## run A
Design AHB2CAN_top, start of the top module:
module AHB2CAN_top
(
	input logic HCLK, HRESETn, HWRITE, HSEL,
	input logic [31:0] HADDR, HWDATA,
	input logic [1:0] HTRANS,
	input logic [2:0] HBURST, HSIZE,
	output logic [31:0] HRDATA,
	output logic HRESP, HREADYOUT,
	input logic rx_data,
	output logic tx_data
);
==> flow/config.mk <==
export PLATFORM = sky130hd
export DESIGN_NAME = AHB2CAN_top
export DESIGN_NICKNAME = AHB2CAN_top
export VERILOG_FILES = /design/flow/design.v
export SDC_FILE = /design/flow/constraint.sdc
export NUM_CORES = 4
export LEC_CHECK = 0
export CAP_MARGIN = 20
export CELL_PAD_IN_SITES_DETAIL_PLACEMENT = 0
export CELL_PAD_IN_SITES_GLOBAL_PLACEMENT = 0
export CORE_MARGIN = 2
export CORE_UTILIZATION = 72
export CTS_CLUSTER_DIAMETER = 97
export CTS_CLUSTER_SIZE = 29
export MAX_ROUTING_LAYER = met4
export PLACE_DENSITY_LB_ADDON = 0.14
export SETUP_SLACK_MARGIN = 2.52
export SLEW_MARGIN = 0
==> flow/constraint.sdc <==
create_clock -name core_clock -period 9.76 [get_ports {HCLK}]
set_input_delay 1.9520 -clock core_clock [delete_from_list [all_inputs] [get_ports {HCLK}]]
set_output_delay 1.9520 -clock core_clock [all_outputs]
set_load 0.01 [all_outputs]
run.sh (not shown) runs the stock make flow with config.mk's settings and CLKGATE_MAP_FILE=.
Edits applied to the flow inputs when going from run A to run B:
Settings: CTS_CLUSTER_SIZE now 14, was 29; SLEW_MARGIN now 20, was 0; SETUP_SLACK_MARGIN now 0.62, was 2.52; PLACE_DENSITY_LB_ADDON now 0.28, was 0.14; CTS_CLUSTER_DIAMETER now 98, was 97; the clock period (ns, I/O delays scaled along) now 4.94, was 9.76.
==> comparison <==
- Run B against run A; detailed-route wire length per cell is up by a few percent.
- Summary of run B over run A: cell count now larger; wire length moved up; synthesized area did not really move; area occupied by multi-input gates now sits lower; placement-stage worst setup slack lost 1.57 ns.
- Looking at measured slew at the worst slew-check pin across run A and run B, the one that comes out lower is run B.
- Run B vs run A: maximum number of pins on one net before global-route repair down by more than 10%
[inputs] run C vs run B
Settings: CTS_CLUSTER_DIAMETER removed (was 98); CTS_CLUSTER_SIZE changed from 14 to 29; SETUP_SLACK_MARGIN removed (was 0.62); the clock period (ns, I/O delays scaled along) changed from 4.94 to 5.21.
Notes after the runs:
Run C vs run B: number of fill cells in the layout down slightly
Hold slack (lower): run B
Run B → run C: combinational gate count comparable; largest incremental delay on the critical path now larger; final-layout clock buffer total now smaller.
Higher fraction of standard cell area in multi-input logic among run C and run B: run B
Compared with run B, run C shows area occupied by multi-input gates that has gone down slightly.
Est. power | run C vs run B | run C higher
Routed wire length: run C vs run B, no meaningful difference
--- input diff run C..run D ---
Settings: clearing CELL_PAD_IN_SITES_GLOBAL_PLACEMENT, which used to be 0; clearing CTS_CLUSTER_SIZE, which used to be 29; clearing CELL_PAD_IN_SITES_DETAIL_PLACEMENT, which used to be 0; clearing MAX_ROUTING_LAYER, which used to be met4; clearing PLACE_DENSITY_LB_ADDON, which used to be 0.28; swapping 5.21 for 8.89 in the clock period (ns, I/O delays scaled along).
Results
In run D relative to run C, via count had gone down by a few percent.
Final worst hold slack on run D is ahead of run C.
Run D: area overhead of the layout relative to synthesis 0.62 points below run C
Run C → run D: wire length of the first global-routing pass has decreased; final non-filler cell area lost about 0.55%; critical path arrival increased by 2.26 ns relative to the old numbers; first-iteration DRC count lower; share of the core filled with cells in the final layout has decreased.
Across both runs, total wire length was lower for run D than for run C.
Run C leaves less setup margin than run D.
> inputs changed (run D -> run E)
Settings: CORE_UTILIZATION now 40, was 72; the clock period (ns, I/O delays scaled along) now 5.11, was 8.89.
==> comparison <==
- Looking only at final wirelength, and setting everything else aside, the higher value of run D and run E goes to run E.
- Delta (run E minus run D): net switching fraction of the power rose by 0.29 points; count of clock-net buffers in the final layout rose by 5.
- Sequential share of layout area: run E vs run D down 1.5 points
Input-level comparison between run F and run E:
Settings: an added SETUP_SLACK_MARGIN of 0.46; a change of CORE_UTILIZATION from 40 to 72; a change of the clock period (ns, I/O delays scaled along) from 5.11 to 1.72.
==> results <==
- The log for run F ends in 5_1_grt with error GRT-0232, so the run never completed.
- Comparing run F and run E, the higher horizontal die dimension was measured on run E.
- From run E to run F the numbers moved as follows: post-synthesis instance area ~0 delta, placed cell area +about 8%, total instance count after detailed placement -145, floorplan core density +32 points.
- Relative to run E, number of gates given a new drive strength after cts increased by 327 in run F.
- [run F] area of the core fell 34000 µm² relative to run E
Power figures rest on the tool's default switching activity, not on a simulated workload.
